// main
module main(clk, rst, mem_rdata, mem_addr, mem_wdata, mem_we);
clock: 5.29 ns
lec_check: 0
cap_margin: 10
core_aspect_ratio: 0.85
core_margin: 2
core_utilization: 72
cts_cluster_diameter: 88
hold_slack_margin: -0.04
place_density: 0.64
slew_margin: 20
run.sh (not shown) runs the stock make flow with config.mk's settings and CLKGATE_MAP_FILE=.
The starting point finished but failed the layout checks on setup timing.
Edit:
- ABC_AREA: default -> 1
- CAP_MARGIN: 10 -> 20
- CORE_ASPECT_RATIO: 0.85 -> default
- CTS_CLUSTER_DIAMETER: 88 -> default
- HOLD_SLACK_MARGIN: -0.04 -> default
- PLACE_DENSITY: 0.64 -> 0.38
- SETUP_SLACK_MARGIN: default -> 0.43
- clock period: 5.29 -> 4.96 ns (I/O delays scaled with it)
Outcome: With this change the flow never finished: it broke off in global routing (5_1_grt), error GRT-0232. Die area is lower by 1.3%. Area after synthesis is lower by 1.3%. Synthesized cell count is higher by 25%.
Edit:
- ABC_AREA: 1 -> default
- CORE_UTILIZATION: 72 -> 40
- PLACE_DENSITY: 0.38 -> default
- SETUP_SLACK_MARGIN: 0.43 -> default
- clock period: 4.96 -> 5.48 ns (I/O delays scaled with it)
Effect: With this change the flow completed with no timing, DRC or antenna violations; die size came out higher by 79%; synthesized cell count came out lower by 20%; synthesized area came out higher by 1.3%.
Edit:
- CORE_UTILIZATION: 40 -> 58
- clock period: 5.48 -> 2.89 ns (I/O delays scaled with it)
- Now the flow completed and failed the layout checks on setup timing
- design area climbs by 15%
- setup slack gets worse by 2.1 ns
- first-iteration DRC count climbs by 80%
- via count rose by 17%
- sequential power grows by 88%
- wire length rises by 14%

* * *

main again, from the RTL that the note above started with.
Settings: LEC_CHECK=0, CAP_MARGIN=0, CELL_PAD_IN_SITES_GLOBAL_PLACEMENT=0, CORE_MARGIN=2, CORE_UTILIZATION=72, CTS_CLUSTER_DIAMETER=96, MAX_ROUTING_LAYER=met5, SETUP_SLACK_MARGIN=-0.37, SLEW_MARGIN=20, TNS_END_PERCENT=85; clock period 6.1 ns.
The first run finished with setup timing left.
Next try:
CAP_MARGIN = 20   (was 0)
CELL_PAD_IN_SITES_GLOBAL_PLACEMENT = default   (was 0)
CORE_UTILIZATION = 33   (was 72)
CTS_CLUSTER_DIAMETER = default   (was 96)
MAX_ROUTING_LAYER = default   (was met5)
SETUP_SLACK_MARGIN = default   (was -0.37)
TNS_END_PERCENT = default   (was 85)
clock period = 8.07 ns   (was 6.1 ns; I/O delays follow)
The changed run finished with timing, DRC and antenna clean.
Clock-buffer cell count falls by 1.
Cell count goes up by 13%.
Wire length shrinks by 15%.
Die area came out higher by about 110%.
Via count drops by 17%.
Hold slack degrades by 23 ps.
Critical path depth decreases by 1.
Cell area falls by about 1.1%.
Non-clock buffer count decreases by 29.
Worst setup slack gets better by 480 ps.
Sequential share of layout area went up by 0.27 points.
Next try:
CORE_UTILIZATION = 40   (was 33)
SETUP_SLACK_MARGIN = 1.4   (was default)
clock period = 5.5 ns   (was 8.07 ns; I/O delays follow)
The changed run produced a clean layout; routed wire length climbs by about 4%; via count went up by about 5%; setup slack is worse by 100 ps.
Next try:
ABC_AREA = 1   (was default)
CORE_MARGIN = 8   (was 2)
CTS_CLUSTER_DIAMETER = 335   (was default)
GPL_ROUTABILITY_DRIVEN = 0   (was default)
SETUP_SLACK_MARGIN = 1.48   (was 1.4)
=> Cell area came out lower by 2.2%. Combinational power climbs by about 20%. Fmax is higher by 8.5%. Global-route usage came out lower by 4.3 points. Synthesized area is lower by 1.3%. Sequential share of layout area is higher by 0.74 points. Utilization increases by 0.12 points. Routed wire length falls by 2.7%. Non-clock buffer count goes down by 27. Synthesized cell count climbs by 25%. Via count came out higher by 7.2%.
Next try:
CORE_ASPECT_RATIO = 0.5   (was default)
CORE_MARGIN = 2   (was 8)
CORE_UTILIZATION = 46   (was 40)
CTS_CLUSTER_DIAMETER = 316   (was 335)
CTS_CLUSTER_SIZE = 98   (was default)
GPL_ROUTABILITY_DRIVEN = default   (was 0)
PLACE_DENSITY = 0.38   (was default)
SETUP_SLACK_MARGIN = default   (was 1.48)
TNS_END_PERCENT = 100   (was default)
Cell area came out lower by a little under a tenth.
Synthesized area stays the same.
Via count came out lower by a few percent.

* * *

## try-onyx
Starting RTL as in the previous note.
clock: 3.62 ns
lec_check: 0
abc_area: 0
cap_margin: 35
cell_pad_in_sites_global_placement: 3
core_aspect_ratio: 0.84
core_margin: 2
core_utilization: 38
cts_cluster_diameter: 51
cts_cluster_size: 52
gpl_routability_driven: 0
gpl_timing_driven: 0
place_density: 0.47
slew_margin: 20
Although try-onyx finished all stages, its layout failed final checks on negative setup slack.
> inputs changed (try-onyx -> try-amber)
Settings: GPL_ROUTABILITY_DRIVEN: 0 -> unset; CTS_CLUSTER_SIZE: 52 -> unset; CTS_CLUSTER_DIAMETER: 51 -> 88; CAP_MARGIN: 35 -> 10; CORE_UTILIZATION: 38 -> 66; CORE_ASPECT_RATIO: 0.84 -> unset; ABC_AREA: 0 -> unset; GPL_TIMING_DRIVEN: 0 -> unset; PLACE_DENSITY: 0.47 -> unset; CELL_PAD_IN_SITES_GLOBAL_PLACEMENT: 3 -> unset; the clock period (ns, I/O delays scaled along): 3.62 -> 4.54.
## What came out
try-amber finished all stages; layout check result: FAIL, due to negative setup slack.
Going from try-onyx to try-amber, number of port buffers increased by about 3% relative to the old numbers, overall power after layout decreased by about 22% relative to the old numbers, combinational group share of total power closely matched the old numbers, total of clock buffers placed in the layout decreased by 3 relative to the old numbers.
From try-onyx to try-amber the numbers moved as follows: number of cells on the critical path up 1; die area shows a reduction of 42%.
Modified inputs, try-tundra compared to try-amber
Settings: CORE_UTILIZATION changed from 66 to 68; CORE_ASPECT_RATIO newly set to 0.85; the clock period (ns, I/O delays scaled along) changed from 4.54 to 5.29.
### Flow results
- [try-tundra] flow finished | final checks: failed | reasons: negative setup slack
- try-tundra: clock network fraction of total power higher than try-amber
- Re setup slack: try-amber was lower than try-tundra.
- Flip-flop and latch count after synthesis: try-amber vs try-tundra identical
- Compare try-amber and try-tundra | count of routing violations after the opening detailed-route iteration higher: try-amber
- Per the comparison of try-tundra with try-amber, count of antenna-violating nets left after detailed routing did not really move, clock-buffer cell count did not really move.
- Of try-tundra and try-amber, it is try-tundra that has the lower worst clock skew.
- [compare] base=try-amber new=try-tundra: share of power burned in combinational logic -3.3 points, flip-flop and latch area ~0 delta.
Power figures rest on the tool's default switching activity, not on a simulated workload.
